## job 1156
Design ICMS, start of the top module:
module ICMS(
    input CLK,
    input RST,
    input radar_echo,
    input scan_for_target,
    input [31:0] jet_speed,
    input [31:0] max_safe_distance,
    input [5:0] wind,
    input thunderstorm,
    input [1:0] visibility,
    input signed [7:0] temperature,
    output radar_pulse_trigger,
    output [31:0] distance_to_target,
    output safe_to_engage,
    output threat_detected,
    output emergency_landing_alert,
    output [1:0] ECSU_state,  
    output [1:0] ARTAU_state
);
clock: 24.4 ns
lec_check: 0
cap_margin: 20
core_margin: 2
core_utilization: 72
cts_cluster_diameter: 46
cts_cluster_size: 40
max_routing_layer: met4
place_density_lb_addon: 0.26
setup_slack_margin: 3.67
slew_margin: 20
run.sh (not shown) runs the stock make flow with config.mk's settings and CLKGATE_MAP_FILE=.
Job 1156 did not finish: a tool error stopped it during clock tree synthesis (4_1_cts).
Setup changes, job 1156 to job 283
- removing SETUP_SLACK_MARGIN (formerly 3.67)
- removing CTS_CLUSTER_SIZE (formerly 40)
- removing PLACE_DENSITY_LB_ADDON (formerly 0.26)
- removing MAX_ROUTING_LAYER (formerly met4)
- removing CTS_CLUSTER_DIAMETER (formerly 46)
- changing CORE_UTILIZATION from 72 to 58
==> comparison <==
- Worst slack at placement, job 1156 and job 283: higher on job 283
- In the metrics for job 1156 and job 283, the one carrying the lower core region area is job 1156.
- Of job 1156 and job 283, job 283 shows the higher placed cell count, with job 1156 below it.
- On job 283: die size is 24% higher than what job 1156 gave.
- Between job 1156 and job 283, the flow reports total number of placement rows increasing by more than 10%.
- [job 283 vs job 1156] global placer's final weighted congestion: lower in job 283
- Job 283 -> job 1156: synthesized cell count delta 0, exact match
- Half-perimeter wire length after placement of job 283 falls short of that of job 1156 by more than a quarter.
- Job 283 gives more die span in x than job 1156 did.
- Diff job 1156..job 283 | number of I/O pins | unchanged
- Diff job 1156 -> job 283 | vertical die dimension | up by more than 10%
- Of job 1156 and job 283, only job 1156 fails to reach the end of the flow.
- Completing all stages was not enough for job 283: its layout failed the final checks because of negative setup slack.
### job 283 -> job 3094
- CORE_UTILIZATION changed from 58 to 66
- the clock period (ns, I/O delays scaled along) changed from 24.4 to 24.5
Findings:
Job 3094 did not finish; the tool stopped in global routing (5_1_grt) with error DPL-0038.
Changes observed in job 3094 relative to job 283: count of cells resized by post-cts repair dropped about 30%, cell total after placement dropped 86, area of placed instances dropped about 0.6%.
The inputs of job 6626 differ from those of job 3094 as listed below.
- CTS_CLUSTER_SIZE newly set to 73
- ABC_AREA newly set to 1
- TNS_END_PERCENT newly set to 5
- the clock period (ns, I/O delays scaled along) changed from 24.5 to 19.1
Every stage of job 6626 finished as expected; the final checks, on the other hand, flagged negative setup slack, which means the layout fails. Re number of instances in the placed design: job 3094 was lower than job 6626. Compare job 3094 and job 6626 | synthesized cell count higher: job 6626. Between job 6626 and job 3094, it is job 6626 whose die outline height is lower, by 2.0%. Job 3094 → job 6626: post-placement cell area fell by about 12%, mapped cell area fell by 1000 sq um.

v42:
Starting RTL as in the previous note.
Settings: LEC_CHECK=0, ABC_AREA=1, CAP_MARGIN=20, CORE_ASPECT_RATIO=0.5, CORE_MARGIN=2, CORE_UTILIZATION=72, CTS_CLUSTER_DIAMETER=396, CTS_CLUSTER_SIZE=97, PLACE_DENSITY=0.4, SETUP_SLACK_MARGIN=3.39, SLEW_MARGIN=20, TNS_END_PERCENT=5; clock period 11.2 ns.
v42 never completed, since it errored out during global routing.
Here is what was changed in the inputs of v21 compared with v42.
Settings: SETUP_SLACK_MARGIN removed (was 3.39); TNS_END_PERCENT removed (was 5); PLACE_DENSITY removed (was 0.4); CORE_ASPECT_RATIO removed (was 0.5); CTS_CLUSTER_SIZE removed (was 97); ABC_AREA removed (was 1); the clock period (ns, I/O delays scaled along) changed from 11.2 to 15.6.
### Flow results
What ended v21 was a tool error in detailed placement; the run never finished. v21 vs v42: post-synth area from yosys stat up. Diff v21 and v42: chip footprint lower in v42. Looking at placer's final routability congestion estimate across v21 and v42, the one that comes out higher is v21.
What v15 does differently from v21 at the input level:
Settings: CORE_UTILIZATION changed from 72 to 56; CTS_CLUSTER_DIAMETER removed (was 396); the clock period (ns, I/O delays scaled along) changed from 15.6 to 23.5.
| v15 | all stages done | FAIL | negative setup slack |. From v15 to v21, chip area from the yosys synthesis statistics did not move at all. v21 → v15: number of standard cells after synthesis now sits at about the same level; core outline area now sits higher; die size now sits higher; netlist area before placement now sits at about the same level; width of the chip now sits higher. Diff v15..v21 | average size of a mapped cell | unchanged. Diff v21 -> v15 | share of the core filled by cells before placement | decrease of 16 points. As far as fraction of registers with async set/reset goes, v15 and v21 are indistinguishable; the numbers are identical. NOTE vertical extent of the die v21->v15 increased by more than 10%.
The inputs of v12 differ from those of v15 as listed below.
Settings: TNS_END_PERCENT newly set to 5; CORE_UTILIZATION changed from 56 to 58; the clock period (ns, I/O delays scaled along) changed from 23.5 to 19.1.
==> results <==
Global routing usage on met2 ended up 0.68 points lower on v12 than on v15. Every stage of v12 finished as expected; the final checks, on the other hand, flagged negative setup slack, which means the layout fails. Maximum frequency from static timing analysis across v12 and v15: no real change. v12 vs v15: non-filler instance count after layout down in v12. The higher aggregate global-route resource usage of v12 and v15 is in v12. Summary of v12 over v15: utilization of the core after routing moved down; sum of buffers and inverters on the critical path decreased 5; worst hold margin has increased.
